==> flow/design.v (excerpt) <==
module topmodule (
    input clk,
    input en,reset,
    output [31:0] imem_addr,
    input  [31:0] imem_rdata,
    output [31:0] dmem_addr,
    output [31:0] dmem_wdata,
    output dmem_we,
    input  [31:0] dmem_rdata,
    output halted
);
clock: 4.72 ns
lec_check: 0
cap_margin: 20
core_margin: 2
core_utilization: 68
cts_cluster_size: 50
hold_slack_margin: -0.09
slew_margin: 20
tns_end_percent: 5
run.sh (not shown) runs the stock make flow with config.mk's settings and CLKGATE_MAP_FILE=.
The starting point produced a layout that fails on setup timing.
Next try:
CORE_UTILIZATION = 40   (was 68)
CTS_CLUSTER_SIZE = default   (was 50)
HOLD_SLACK_MARGIN = default   (was -0.09)
PLACE_DENSITY = 0.6   (was default)
TNS_END_PERCENT = default   (was 5)
clock period = 4.45 ns   (was 4.72 ns; I/O delays follow)
After rerunning: The new run finished but failed the layout checks on setup timing. Hold slack improves by 0.018 ns. Sequential power is higher by 6.3%. Total power is higher by 13%.
Next try:
CORE_UTILIZATION = 57   (was 40)
clock period = 5.43 ns   (was 4.45 ns; I/O delays follow)
After rerunning: The new run ran to the end with no violations. Fmax goes down by 12%. Final area came out lower by 7.8%. Total power came out lower by 27%.
Next try:
ABC_AREA = 1   (was default)
CORE_ASPECT_RATIO = 0.5   (was default)
CORE_UTILIZATION = 72   (was 57)
CTS_CLUSTER_DIAMETER = 376   (was default)
CTS_CLUSTER_SIZE = 69   (was default)
clock period = 2.59 ns   (was 5.43 ns; I/O delays follow)
Outcome: The new run died in 5_1_grt; synthesized area went up by 2.6%; die area went down by 18%; synthesized cell count went up by 26%.

---

## run 1
topmodule again, from the RTL that the note above started with.
make LEC_CHECK=0 ABC_AREA=1 CAP_MARGIN=20 CORE_MARGIN=2 CORE_UTILIZATION=72 CTS_CLUSTER_DIAMETER=363 CTS_CLUSTER_SIZE=43 HOLD_SLACK_MARGIN=0.29 PLACE_DENSITY=0.35 SETUP_SLACK_MARGIN=0.31 SLEW_MARGIN=40 finish   # period 1.06 ns
Flow for run 1 halted at clock tree synthesis (4_1_cts), error code DPL-0038.
Setup changes, run 1 to run 2
Settings: swapping 40 for 20 in SLEW_MARGIN; putting CORE_ASPECT_RATIO at 0.5 where nothing was set; clearing HOLD_SLACK_MARGIN, which used to be 0.29; swapping 0.35 for 0.37 in PLACE_DENSITY; swapping 363 for 376 in CTS_CLUSTER_DIAMETER; clearing SETUP_SLACK_MARGIN, which used to be 0.31; swapping 43 for 92 in CTS_CLUSTER_SIZE; swapping 1.06 for 2.59 in the clock period (ns, I/O delays scaled along).
Findings:
None of the runs run 2 and run 1 ends with a clean layout. What ended run 2 was a tool error in global routing (5_1_grt); the run never finished. Post-placement cell count sits lower in run 2 than in run 1. Across both runs, placement row count was lower for run 2 than for run 1. Re synthesized area: no difference whatsoever between run 1 and run 2. Re number of enable-type register cells in the synthesized netlist: no difference whatsoever between run 2 and run 1. Diff run 2..run 1 | core area | negligible. Run 2 — pre-CTS setup slack 1.85 ns higher, run 1 as reference. From run 1 to run 2, number of standard cells after synthesis did not move at all. Placed cell area (run 2 / run 1): 0.886. Diff run 1..run 2 | synthesized chip area reported by yosys | unchanged. Delta (run 2 minus run 1): floorplan-stage core utilization moved up, die size level.
Modified inputs, run 3 compared to run 2
Settings: CTS_CLUSTER_DIAMETER no longer set, was 376; PLACE_DENSITY no longer set, was 0.37; CORE_ASPECT_RATIO no longer set, was 0.5; CTS_CLUSTER_SIZE no longer set, was 92; ABC_AREA no longer set, was 1; CORE_UTILIZATION now 58, was 72; the clock period (ns, I/O delays scaled along) now 2.94, was 2.59.
Notes after the runs:
No crash in run 3: every stage finished, but the layout fails its final checks due to setup timing. Against run 2 as the reference, run 3 delivers a lower number of setup buffers added after CTS. Compared with run 2, run 3 shows a lower worst slack at placement. When run 3 is measured against run 2, its horizontal die dimension turns out 22% lower. In run 3, the vertical extent of the die came out 54% above the value in run 2. From run 2 to run 3 the numbers moved as follows: number of CTS-inserted buffers up 72; area after synthesis decreased by about 2.6% relative to the old numbers. Area of the synthesized netlist per yosys stat is lower on run 3. Looking at basic-gate share of the synthesized area counting and, or, nand and nor cells, run 3 sits 7.3 points below run 2. On run 3: initial core utilization is 14 points lower than what run 2 gave.
diff inputs: run 3 => run 4
Settings: setting PLACE_DENSITY to 0.6 for the first time; setting CTS_CLUSTER_SIZE to 57 for the first time; changing CORE_UTILIZATION from 58 to 57; changing the clock period (ns, I/O delays scaled along) from 2.94 to 3.07.
==> comparison <==
The total power reported for run 4 is smaller than that of run 3 by 3.0 mW.
Status run 4: flow complete, layout not clean - setup timing
Going from run 3 to run 4, post-detailed-routing wire length fell by 7.0%, post-layout minimum cycle time fell by 0.035 ns.

---

Starting RTL as in the previous note.
Design topmodule, start of the top module:
module topmodule (
    input clk,
    input en,reset,
    output [31:0] imem_addr,
    input  [31:0] imem_rdata,
    output [31:0] dmem_addr,
    output [31:0] dmem_wdata,
    output dmem_we,
    input  [31:0] dmem_rdata,
    output halted
);
make LEC_CHECK=0 CAP_MARGIN=35 CORE_ASPECT_RATIO=0.77 CORE_MARGIN=2 CORE_UTILIZATION=64 CTS_CLUSTER_SIZE=59 SETUP_SLACK_MARGIN=1.33 SLEW_MARGIN=20 finish   # period 5.5 ns
The baseline went through all stages and came out clean.
Rerun with:
==> flow/config.mk (replaced) <==
export PLATFORM = sky130hd
export DESIGN_NAME = topmodule
export DESIGN_NICKNAME = topmodule
export VERILOG_FILES = /design/flow/design.v
export SDC_FILE = /design/flow/constraint.sdc
export NUM_CORES = 4
export LEC_CHECK = 0
export CAP_MARGIN = 20
export CORE_MARGIN = 2
export CORE_UTILIZATION = 70
export CTS_CLUSTER_SIZE = 43
export PLACE_DENSITY_LB_ADDON = 0.0
export SETUP_SLACK_MARGIN = 0.31
export SLEW_MARGIN = 20
==> flow/constraint.sdc (replaced) <==
create_clock -name core_clock -period 1.06 [get_ports {clk}]
set_input_delay 0.2120 -clock core_clock [delete_from_list [all_inputs] [get_ports {clk}]]
set_output_delay 0.2120 -clock core_clock [all_outputs]
set_load 0.01 [all_outputs]
After rerunning:
- The changed run never finished: it broke off in 4_1_cts
- synthesized cell count is unchanged
- area after synthesis is unchanged
- die size decreases by 8.5%

---

Starting RTL as in the previous note.
export LEC_CHECK = 0
export CAP_MARGIN = 5
export CORE_MARGIN = 2
export CORE_UTILIZATION = 68
export CTS_CLUSTER_SIZE = 43
export MAX_ROUTING_LAYER = met4
export PLACE_DENSITY = 0.6
export SLEW_MARGIN = 20
create_clock -name core_clock -period 4.5 [get_ports {clk}]
The starting point ran to the end with violations: setup timing.
Edit:
==> flow/config.mk (replaced) <==
export PLATFORM = sky130hd
export DESIGN_NAME = topmodule
export DESIGN_NICKNAME = topmodule
export VERILOG_FILES = /design/flow/design.v
export SDC_FILE = /design/flow/constraint.sdc
export NUM_CORES = 4
export LEC_CHECK = 0
export CAP_MARGIN = 20
export CORE_MARGIN = 2
export CORE_UTILIZATION = 72
export PLACE_DENSITY = 0.66
export SLEW_MARGIN = 20
==> flow/constraint.sdc (replaced) <==
create_clock -name core_clock -period 4.54 [get_ports {clk}]
set_input_delay 0.9080 -clock core_clock [delete_from_list [all_inputs] [get_ports {clk}]]
set_output_delay 0.9080 -clock core_clock [all_outputs]
set_load 0.01 [all_outputs]
=>
- The new run failed in 5_1_grt, error ODB-0269
- die size shrinks by 5.5%
- synthesized area stays the same
- synthesized cell count stays the same
Edit:
--- a/flow/config.mk
+++ b/flow/config.mk
@@ -8,5 +8,7 @@
 export CAP_MARGIN = 20
 export CORE_MARGIN = 2
-export CORE_UTILIZATION = 72
-export PLACE_DENSITY = 0.66
+export CORE_UTILIZATION = 61
+export CTS_CLUSTER_SIZE = 43
+export MAX_ROUTING_LAYER = met4
+export PLACE_DENSITY = 0.6
 export SLEW_MARGIN = 20
==> flow/constraint.sdc (replaced) <==
create_clock -name core_clock -period 3.09 [get_ports {clk}]
set_input_delay 0.6180 -clock core_clock [delete_from_list [all_inputs] [get_ports {clk}]]
set_output_delay 0.6180 -clock core_clock [all_outputs]
set_load 0.01 [all_outputs]
Effect: The new run produced a layout that fails on setup timing; die area rose by 18%; synthesized area stays the same; synthesized cell count does not change.
Edit:
--- a/flow/config.mk
+++ b/flow/config.mk
@@ -8,7 +8,5 @@
 export CAP_MARGIN = 20
 export CORE_MARGIN = 2
-export CORE_UTILIZATION = 61
-export CTS_CLUSTER_SIZE = 43
-export MAX_ROUTING_LAYER = met4
-export PLACE_DENSITY = 0.6
+export CORE_UTILIZATION = 57
+export SETUP_SLACK_MARGIN = 1.04
 export SLEW_MARGIN = 20
==> flow/constraint.sdc (replaced) <==
create_clock -name core_clock -period 3.83 [get_ports {clk}]
set_input_delay 0.7660 -clock core_clock [delete_from_list [all_inputs] [get_ports {clk}]]
set_output_delay 0.7660 -clock core_clock [all_outputs]
set_load 0.01 [all_outputs]
The new run ran to the end with violations: setup timing; wire length went down by a little under a tenth; clock skew came out lower by 63 ps; worst setup slack gains 680 ps; global-route usage fell by 6.2 points; synthesized cell count does not change; utilization is lower by 5.9 points; combinational power falls by about a fifth; total power is lower by about a fifth; final area fell slightly; die size is higher by a few percent; non-clock buffer count fell by 143.
Edit:
--- a/flow/config.mk
+++ b/flow/config.mk
@@ -8,5 +8,6 @@
 export CAP_MARGIN = 20
 export CORE_MARGIN = 2
-export CORE_UTILIZATION = 57
-export SETUP_SLACK_MARGIN = 1.04
+export CORE_UTILIZATION = 70
+export CTS_CLUSTER_SIZE = 43
+export PLACE_DENSITY_LB_ADDON = 0.0
 export SLEW_MARGIN = 20
==> flow/constraint.sdc (replaced) <==
create_clock -name core_clock -period 1.67 [get_ports {clk}]
set_input_delay 0.3340 -clock core_clock [delete_from_list [all_inputs] [get_ports {clk}]]
set_output_delay 0.3340 -clock core_clock [all_outputs]
set_load 0.01 [all_outputs]
Effect: Now the flow aborted during 4_1_cts (DPL-0033); area after synthesis does not change; synthesized cell count is unchanged; die size went down by about a fifth.
Edit:
--- a/flow/config.mk
+++ b/flow/config.mk
@@ -8,6 +8,6 @@
 export CAP_MARGIN = 20
 export CORE_MARGIN = 2
-export CORE_UTILIZATION = 70
-export CTS_CLUSTER_SIZE = 43
-export PLACE_DENSITY_LB_ADDON = 0.0
+export CORE_UTILIZATION = 68
+export CTS_CLUSTER_SIZE = 36
+export SETUP_SLACK_MARGIN = -0.26
 export SLEW_MARGIN = 20
==> flow/constraint.sdc (replaced) <==
create_clock -name core_clock -period 3.99 [get_ports {clk}]
set_input_delay 0.7980 -clock core_clock [delete_from_list [all_inputs] [get_ports {clk}]]
set_output_delay 0.7980 -clock core_clock [all_outputs]
set_load 0.01 [all_outputs]
The changed run completed and failed the layout checks on setup timing; synthesized area stays the same; die size rose by 2.9%; synthesized cell count does not change.
Power and IR drop assume default switching activity.
